==> flow/design.v <==
`timescale 1ns / 1ps
module cpu_hazard(input wire clk,
           input wire rst,
           input wire enable,
           input wire start,
           output wire d_we,
           output wire [7:0] i_addr,
           output wire [7:0] d_addr,
           input  wire [15:0] i_datain,
           input  wire [15:0] d_datain,
           output wire [15:0] d_dataout,
           output wire busy
    );
    reg [7:0] pc;
    assign i_addr = pc;
    function automatic wr_reg(input [4:0] op);
      wr_reg = (op == 5'b00010) || (op == 5'b01000) || (op == 5'b10001) || (op == 5'b01010) || (op == 5'b10010)
            || (op == 5'b10000) || (op == 5'b01001) || (op == 5'b01011) || (op == 5'b01101) || (op == 5'b01110)
            || (op == 5'b01111)  || (op == 5'b00100)  || (op == 5'b00101)  || (op == 5'b00110) || (op == 5'b00111);
    endfunction
    function automatic rd_r1(input [4:0] op);
      rd_r1 = (op == 5'b00011) || (op == 5'b00010) || (op == 5'b01000) || (op == 5'b10001) || (op == 5'b01010)
           || (op == 5'b10010) || (op == 5'b01100) || (op == 5'b01101) || (op == 5'b01110) || (op == 5'b01111)
           || (op == 5'b00100) || (op == 5'b00110) || (op == 5'b00101) || (op == 5'b00111);
    endfunction
    function automatic rd_r2(input [4:0] op);
      rd_r2 = (op == 5'b01000) || (op == 5'b10001) || (op == 5'b01010) || (op == 5'b10010) || (op == 5'b01100)
           || (op == 5'b01101) || (op == 5'b01110) || (op == 5'b01111);
    endfunction
    function automatic rd_r0(input [4:0] op);
      rd_r0 = (op == 5'b10000) || (op == 5'b01011) || (op == 5'b01001) || (op == 5'b11001) || (op == 5'b11010)
           || (op == 5'b11011) || (op == 5'b11100) || (op == 5'b11101) || (op == 5'b11110) || (op == 5'b11111)
           || (op == 5'b00011);
    endfunction
    function automatic set_flags(input [4:0] op);
      set_flags = (op == 5'b01100) || (op == 5'b01000) || (op == 5'b01001) || (op == 5'b10001) || (op == 5'b01010)
               || (op == 5'b01011) || (op == 5'b10010) || (op == 5'b10000);
    endfunction
    reg state;
    reg next_state;
    reg [15:0] wb_ir;
    reg [15:0] id_ir;
    reg [15:0] ex_ir;
    reg [15:0] mem_ir;
    reg [15:0] reg_A;
    reg [15:0] reg_B;
    reg [15:0] smdr;
    reg [15:0] smdr1;
    reg [15:0] reg_C;
    reg [15:0] reg_C1;
    reg [15:0] gr [0:7];
    reg [15:0] ALUo;
    reg alu_cf;
    reg cf, nf, zf;
    reg dw;
    assign busy = state;
    always @(posedge clk or negedge rst)
    begin
      if (!rst) state <= 1'b0;
      else state <= next_state;
    end
    always @(*)
    begin
      case (state)
        1'b0: if (enable == 1 && start == 1) next_state = 1'b1;
               else next_state = 1'b0;
        default: if (enable == 0 || wb_ir[15:11] == 5'b00001) next_state = 1'b0;
               else next_state = 1'b1;
      endcase
    end
    wire branch_taken = ((ex_ir[15:11] == 5'b11010) && (zf == 1)) || ((ex_ir[15:11] == 5'b11100) && (nf == 1))
                     || ((ex_ir[15:11] == 5'b11011) && (zf == 0)) || ((ex_ir[15:11] == 5'b11101) && (nf == 0))
                     || ((ex_ir[15:11] == 5'b11110) && (cf == 1)) || ((ex_ir[15:11] == 5'b11111) && (cf == 0))
                     || (ex_ir[15:11] == 5'b11001);
    wire [4:0] if_op = i_datain[15:11];
    wire load_use = (id_ir[15:11] == 5'b00010) &&
                    ((rd_r1(if_op) && id_ir[10:8] == i_datain[6:4]) ||
                     (rd_r2(if_op) && id_ir[10:8] == i_datain[2:0]) ||
                     (rd_r0(if_op) && id_ir[10:8] == i_datain[10:8]));
    always @(posedge clk or negedge rst)
    begin
      if (!rst)
      begin
        id_ir <= 16'b0;
        pc <= 8'b0;
      end
      else if (state == 1'b1)
      begin
        if (branch_taken)
        begin
          pc <= ALUo[7:0];
          id_ir <= 16'b0;
        end
        else if (id_ir[15:11] == 5'b11000)
        begin
          pc <= id_ir[7:0];
          id_ir <= 16'b0;
        end
        else if (load_use)
        begin
          pc <= pc;
          id_ir <= 16'b0;
        end
        else
        begin
          pc <= pc + 1;
          id_ir <= i_datain;
        end
      end
    end
    function automatic [15:0] fwd(input [2:0] r);
      if (wr_reg(ex_ir[15:11]) && ex_ir[15:11] != 5'b00010 && ex_ir[10:8] == r)
        fwd = ALUo;
      else if (wr_reg(mem_ir[15:11]) && mem_ir[10:8] == r)
        fwd = (mem_ir[15:11] == 5'b00010) ? d_datain : reg_C;
      else if (wr_reg(wb_ir[15:11]) && wb_ir[10:8] == r)
        fwd = reg_C1;
      else
        fwd = gr[r];
    endfunction
    wire [4:0] id_op = id_ir[15:11];
    always @(posedge clk or negedge rst)
    begin
      if (!rst)
      begin
        ex_ir <= 0;
        reg_A <= 0;
        reg_B <= 0;
        smdr <= 0;
      end
      else if (state == 1'b1)
      begin
        if (branch_taken)
        begin
          ex_ir <= 16'b0;
          reg_A <= 16'b0;
          reg_B <= 16'b0;
        end
        else
        begin
          ex_ir <= id_ir;
          if (rd_r0(id_op) && id_op != 5'b00011)
            reg_A <= fwd(id_ir[10:8]);
          else if (rd_r1(id_op))
            reg_A <= fwd(id_ir[6:4]);
          if (id_op == 5'b00010 || id_op == 5'b00011 || id_op == 5'b00100 || id_op == 5'b00110
              || id_op == 5'b00101 || id_op == 5'b00111)
            reg_B <= {12'b0, id_ir[3:0]};
          else if (id_op == 5'b10000)
            reg_B <= {id_ir[7:0], 8'b0};
          else if (rd_r0(id_op))
            reg_B <= {8'b0, id_ir[7:0]};
          else if (rd_r2(id_op))
            reg_B <= fwd(id_ir[2:0]);
        end
        if (id_op == 5'b00011)
          smdr <= fwd(id_ir[10:8]);
      end
    end
    always @(*)
    begin
      alu_cf = cf;
      ALUo = reg_A + reg_B;
      case (ex_ir[15:11])
        5'b01000, 5'b01001, 5'b10000: {alu_cf, ALUo} = {1'b0, reg_A} + {1'b0, reg_B};
        5'b10001:              {alu_cf, ALUo} = {1'b0, reg_A} + {1'b0, reg_B} + {16'b0, cf};
        5'b01010, 5'b01011, 5'b01100:  {alu_cf, ALUo} = {1'b0, reg_A} - {1'b0, reg_B};
        5'b10010:              {alu_cf, ALUo} = {1'b0, reg_A} - {1'b0, reg_B} - {16'b0, cf};
        5'b01101:               ALUo = reg_A & reg_B;
        5'b01110:                ALUo = reg_A | reg_B;
        5'b01111:               ALUo = reg_A ^ reg_B;
        5'b00100, 5'b00101:         ALUo = reg_A << reg_B[3:0];
        5'b00110:               ALUo = reg_A >> reg_B[3:0];
        5'b00111:               ALUo = $signed(reg_A) >>> reg_B[3:0];
        default:            ALUo = reg_A + reg_B;
      endcase
    end
    always @(posedge clk or negedge rst)
    begin
      if (!rst)
      begin
        mem_ir <= 0;
        reg_C <= 0;
        zf <= 0;
        nf <= 0;
        cf <= 0;
        dw <= 0;
        smdr1 <= 0;
      end
      else if (state == 1'b1)
      begin
        mem_ir <= ex_ir;
        reg_C <= ALUo;
        smdr1 <= smdr;
        if (set_flags(ex_ir[15:11]))
        begin
          zf <= (ALUo == 0);
          nf <= ALUo[15];
          cf <= alu_cf;
        end
        dw <= (ex_ir[15:11] == 5'b00011);
      end
    end
    assign d_addr = reg_C[7:0];
    assign d_dataout = smdr1;
    assign d_we = dw;
    always @(posedge clk or negedge rst)
    begin
      if (!rst)
      begin
        wb_ir <= 0;
        reg_C1 <= 0;
      end
      else if (state == 1'b1)
      begin
        wb_ir <= mem_ir;
        if (mem_ir[15:11] == 5'b00010)
          reg_C1 <= d_datain;
        else
          reg_C1 <= reg_C;
      end
    end
    integer k;
    always @(posedge clk or negedge rst)
    begin
      if (!rst)
      begin
        for (k = 0; k < 8; k = k + 1) gr[k] <= 16'b0;
      end
      else if (state == 1'b1)
      begin
        if (wr_reg(wb_ir[15:11]))
          gr[wb_ir[10:8]] <= reg_C1;
      end
    end
endmodule
Settings: LEC_CHECK=0, CAP_MARGIN=20, CORE_MARGIN=2, CORE_UTILIZATION=70, CTS_CLUSTER_DIAMETER=24, CTS_CLUSTER_SIZE=24, SETUP_SLACK_MARGIN=0.54, SLEW_MARGIN=20; clock period 3.87 ns.
run.sh (not shown) runs the stock make flow with config.mk's settings and CLKGATE_MAP_FILE=.
The starting point did not get past global routing (5_1_grt) with GRT-0232.
==> next run, changes <==
- CORE_UTILIZATION: 70 -> 40
- CTS_CLUSTER_DIAMETER: 24 -> not set
- CTS_CLUSTER_SIZE: 24 -> not set
- SETUP_SLACK_MARGIN: 0.54 -> not set
- clock period: 3.87 -> 4.99 ns (I/O delays scaled with it)
After rerunning:
- With this change the flow completed with no timing, DRC or antenna violations
- die area climbs by well over a third
- synthesized cell count stays the same
- synthesized area is unchanged
